## build 5
==> flow/design.v <==
module calc_mvd_cost (
    input                       ap_clk,
    input                       ap_rst,
    input                       ap_start,
    input                       ap_ce,
    output logic                ap_done,
    output logic                ap_ready,
    output logic                ap_idle,
    input        [31:0]         x,
    input        [31:0]         y,
    input        [31:0]         mv_shift,
    input        [15:0]         mv_cand_0,
    input        [15:0]         mv_cand_1,
    input        [15:0]         mv_cand_2,
    input        [15:0]         mv_cand_3,
    output logic [63:0]         bitcost,
    output logic                bitcost_ap_vld,
    input        [63:0]         lambda_sqrt_integer_int64,
    input        [63:0]         lambda_sqrt_decimal_int64,
    output logic [63:0]         mvd_cost_int64,
    output logic                mvd_cost_int64_ap_vld
);
    localparam LAMBDA_DECIMAL_SHIFT_BITS = 14;
    localparam CTX_FRAC_BITS = 15;
    logic [31:0] x_shifted, y_shifted;
    logic [63:0] lambda_sqrt_integer_reg, lambda_sqrt_decimal_reg;
    logic [63:0] lambda_sqrt_integer_s2, lambda_sqrt_decimal_s2;
    logic [63:0] lambda_sqrt_integer_s3, lambda_sqrt_decimal_s3;
    logic [15:0] mv_cand_reg[4];
    logic [3:0] pipeline_valid;
    logic same_cand;
    logic [63:0] cand1_cost, cand2_cost;
    logic [63:0] selected_cost;
    logic [63:0] bitcost_s3;
    logic [63:0] cost_mult_lambda_int;
    logic [63:0] cost_mult_lambda_dec;
    logic ap_idle_r;
    logic ap_done_r;
    always_ff @(posedge ap_clk or posedge ap_rst) begin
        if (ap_rst) begin
            ap_idle_r <= 1'b1;
            ap_done_r <= 1'b0;
            x_shifted <= 32'b0;
            y_shifted <= 32'b0;
            lambda_sqrt_integer_reg <= 64'b0;
            lambda_sqrt_decimal_reg <= 64'b0;
            mv_cand_reg[0] <= 16'b0;
            mv_cand_reg[1] <= 16'b0;
            mv_cand_reg[2] <= 16'b0;
            mv_cand_reg[3] <= 16'b0;
            pipeline_valid[0] <= 1'b0;
            same_cand <= 1'b0;
            cand1_cost <= 64'b0;
            cand2_cost <= 64'b0;
            lambda_sqrt_integer_s2 <= 64'b0;
            lambda_sqrt_decimal_s2 <= 64'b0;
            pipeline_valid[1] <= 1'b0;
            selected_cost <= 0;
            lambda_sqrt_integer_s3 <= 64'b0;
            lambda_sqrt_decimal_s3 <= 64'b0;
            pipeline_valid[2] <= 1'b0;
            bitcost_s3 <= 64'b0;
            cost_mult_lambda_int <= 64'b0;
            cost_mult_lambda_dec <= 64'b0;
            pipeline_valid[3] <= 1'b0;
            bitcost <= 64'b0;
            bitcost_ap_vld <= 1'b0;
            mvd_cost_int64 <= 64'b0;
            mvd_cost_int64_ap_vld <= 1'b0;
        end
        else if (ap_ce) begin
            ap_idle_r <= ap_idle;
            ap_done_r <= ap_done;
            if (ap_start) begin
                x_shifted <= x << mv_shift;
                y_shifted <= y << mv_shift;
                lambda_sqrt_integer_reg <= lambda_sqrt_integer_int64;
                lambda_sqrt_decimal_reg <= lambda_sqrt_decimal_int64;
                mv_cand_reg[0] <= mv_cand_0;
                mv_cand_reg[1] <= mv_cand_1;
                mv_cand_reg[2] <= mv_cand_2;
                mv_cand_reg[3] <= mv_cand_3;
                pipeline_valid[0] <= 1'b1;
            end
            else begin
                pipeline_valid[0] <= 1'b0;
            end
            pipeline_valid[1] <= pipeline_valid[0];
            lambda_sqrt_integer_s2 <= lambda_sqrt_integer_reg;
            lambda_sqrt_decimal_s2 <= lambda_sqrt_decimal_reg;
                same_cand <= (mv_cand_reg[0] == mv_cand_reg[2]) && (mv_cand_reg[1] == mv_cand_reg[3]);
                cand1_cost <= get_mvd_coding_cost(
                    $signed(x_shifted) - $signed(mv_cand_reg[0]),
                    $signed(y_shifted) - $signed(mv_cand_reg[1])
                );
                cand2_cost <= get_mvd_coding_cost(
                    $signed(x_shifted) - $signed(mv_cand_reg[2]),
                    $signed(y_shifted) - $signed(mv_cand_reg[3])
                );
            pipeline_valid[2] <= pipeline_valid[1];
            lambda_sqrt_integer_s3 <= lambda_sqrt_integer_s2;
            lambda_sqrt_decimal_s3 <= lambda_sqrt_decimal_s2;
                if (same_cand) begin
                    selected_cost <= cand1_cost;
                end
                else begin
                    selected_cost <= (cand2_cost < cand1_cost) ? cand2_cost : cand1_cost;
                end
            pipeline_valid[3] <= pipeline_valid[2];
                bitcost_s3 <= selected_cost;
                cost_mult_lambda_int <= selected_cost * lambda_sqrt_integer_s3;
                cost_mult_lambda_dec <= selected_cost * lambda_sqrt_decimal_s3;
            bitcost_ap_vld <= pipeline_valid[3];
            mvd_cost_int64_ap_vld <= pipeline_valid[3];
                bitcost <= bitcost_s3;
                mvd_cost_int64 <= cost_mult_lambda_int + (cost_mult_lambda_dec >> LAMBDA_DECIMAL_SHIFT_BITS);
        end
    end
    assign ap_ready = 1'b1;
    assign ap_done  = mvd_cost_int64_ap_vld;
    always_comb begin
        ap_idle = ap_idle_r;
        if (ap_start && ap_ce) begin
            ap_idle = 0;
        end
        else if (ap_done_r && ap_ce) begin
            ap_idle = 1;
        end
    end
    function automatic logic [63:0] get_mvd_coding_cost(input logic signed [31:0] mvd_hor, input logic signed [31:0] mvd_ver);
        logic [63:0] bitcost_temp;
        logic [63:0] x_abs, y_abs;
        logic [63:0] Q;
        logic [63:0] a, b;
        bitcost_temp = 64'd4 << CTX_FRAC_BITS;
        x_abs = (mvd_hor < 0) ? -mvd_hor : mvd_hor;
        y_abs = (mvd_ver < 0) ? -mvd_ver : mvd_ver;
        Q = 64'd1 << CTX_FRAC_BITS;
        bitcost_temp += (x_abs == 1) ? Q : 64'b0;
        bitcost_temp += (y_abs == 1) ? Q : 64'b0;
        a = get_ep_ex_golomb_bitcost_withpow(x_abs);
        b = get_ep_ex_golomb_bitcost_withpow(y_abs);
        get_mvd_coding_cost = ((a + b + bitcost_temp) >> CTX_FRAC_BITS) << 34;
    endfunction
    function automatic logic [63:0] get_ep_ex_golomb_bitcost_withpow(input logic [63:0] symbol);
        if (symbol >= 32768)
            get_ep_ex_golomb_bitcost_withpow = 64'd983040;
        else if (symbol >= 16384)
            get_ep_ex_golomb_bitcost_withpow = 64'd917504;
        else if (symbol >= 8192)
            get_ep_ex_golomb_bitcost_withpow = 64'd851968;
        else if (symbol >= 4096)
            get_ep_ex_golomb_bitcost_withpow = 64'd786432;
        else if (symbol >= 2048)
            get_ep_ex_golomb_bitcost_withpow = 64'd720896;
        else if (symbol >= 1024)
            get_ep_ex_golomb_bitcost_withpow = 64'd655360;
        else if (symbol >= 512)
            get_ep_ex_golomb_bitcost_withpow = 64'd589824;
        else if (symbol >= 256)
            get_ep_ex_golomb_bitcost_withpow = 64'd524288;
        else if (symbol >= 128)
            get_ep_ex_golomb_bitcost_withpow = 64'd458752;
        else if (symbol >= 64)
            get_ep_ex_golomb_bitcost_withpow = 64'd393216;
        else if (symbol >= 32)
            get_ep_ex_golomb_bitcost_withpow = 64'd327680;
        else if (symbol >= 16)
            get_ep_ex_golomb_bitcost_withpow = 64'd262144;
        else if (symbol >= 8)
            get_ep_ex_golomb_bitcost_withpow = 64'd196608;
        else if (symbol >= 4)
            get_ep_ex_golomb_bitcost_withpow = 64'd131072;
        else if (symbol >= 2)
            get_ep_ex_golomb_bitcost_withpow = 64'd65536;
        else
            get_ep_ex_golomb_bitcost_withpow = 64'd0;
    endfunction
endmodule
clock: 6.28 ns
lec_check: 0
cap_margin: 20
core_aspect_ratio: 0.5
core_margin: 2
core_utilization: 72
cts_cluster_diameter: 205
cts_cluster_size: 95
place_density: 0.4
setup_slack_margin: 1.35
slew_margin: 20
tns_end_percent: 5
run.sh (not shown) runs the stock make flow with config.mk's settings and CLKGATE_MAP_FILE=.
Build 5 is listed as incomplete: the tool reported an error in global routing (5_1_grt) and the run ended there.
Edits applied to the flow inputs when going from build 5 to build 9:
- changing CTS_CLUSTER_SIZE from 95 to 85
- removing SETUP_SLACK_MARGIN (formerly 1.35)
- removing CORE_ASPECT_RATIO (formerly 0.5)
- removing TNS_END_PERCENT (formerly 5)
- removing CTS_CLUSTER_DIAMETER (formerly 205)
- removing PLACE_DENSITY (formerly 0.4)
- changing CORE_UTILIZATION from 72 to 66
- changing the clock period (ns, I/O delays scaled along) from 6.28 to 6.8
Notes after the runs:
Going from build 5 to build 9, post-placement cell count shrank slightly.
Build 9 ended with more total CTS buffers than build 5.
From build 5 to build 9, share of synthesized area occupied by flip-flops and latches did not move at all.
| share of synthesized cell area in and-or and or-and compound cells | build 5 vs build 9 | ≈ equal |
Ran to the end and failed final checks on setup timing: build 9.
Going from build 5 to build 9, share of synthesized area spent on multiplexers saw little to no change, number of instances resized during post-cts repair saw a decrease, post-CTS repair timing setup buffer count saw a decrease.
> inputs changed (build 9 -> build 86)
- CORE_UTILIZATION changed from 66 to 72
- CTS_CLUSTER_SIZE changed from 85 to 74
- CTS_CLUSTER_DIAMETER newly set to 95
- ABC_AREA newly set to 1
- the clock period (ns, I/O delays scaled along) changed from 6.8 to 5.39
[summary]
Among build 9 and build 86, the run that stopped before the end is build 86, and it is the only one.
Build 9: all stages done; final checks FAILED (setup timing).
For build 86, the flow was terminated by a tool error in global routing (5_1_grt) and produced no final design.
Max proportion of synthesized chip area in sequential cells across build 9 and build 86: build 9
Delta (build 86 minus build 9): number of standard cells reported by yosys +2,181, number of gates given a new drive strength after cts rose by 380.
Side by side, area fraction in mux cells turned out lower in build 86 than in build 9.
Taking build 9 as the reference, in build 86 placed standard-cell area increased 8.7%; instance count of the mapped netlist climbed about 40%; simple-gate area share of the yosys netlist increased 13 points; synthesized chip area reported by yosys increased by 4.0% relative to the old numbers.
#### Input delta (build 94 over build 86)
- putting HOLD_SLACK_MARGIN at -0.1 where nothing was set
- clearing ABC_AREA, which used to be 1
- putting MAX_ROUTING_LAYER at met4 where nothing was set
- swapping 74 for 85 in CTS_CLUSTER_SIZE
- clearing CTS_CLUSTER_DIAMETER, which used to be 95
- swapping 72 for 70 in CORE_UTILIZATION
- swapping 5.39 for 6.8 in the clock period (ns, I/O delays scaled along)
Build 94 and build 86: no clean run
Build 94 vs build 86 on share of synthesized cell area in and, or, nand and nor gates: build 94 is the lower one.
Comparing synthesized cell area for build 94 and build 86, the smaller number came from build 94.
Of build 94 and build 86, build 86 shows the lower post-place setup slack, with build 94 above it.
Going from build 86 to build 94, floorplan row count shrank slightly.
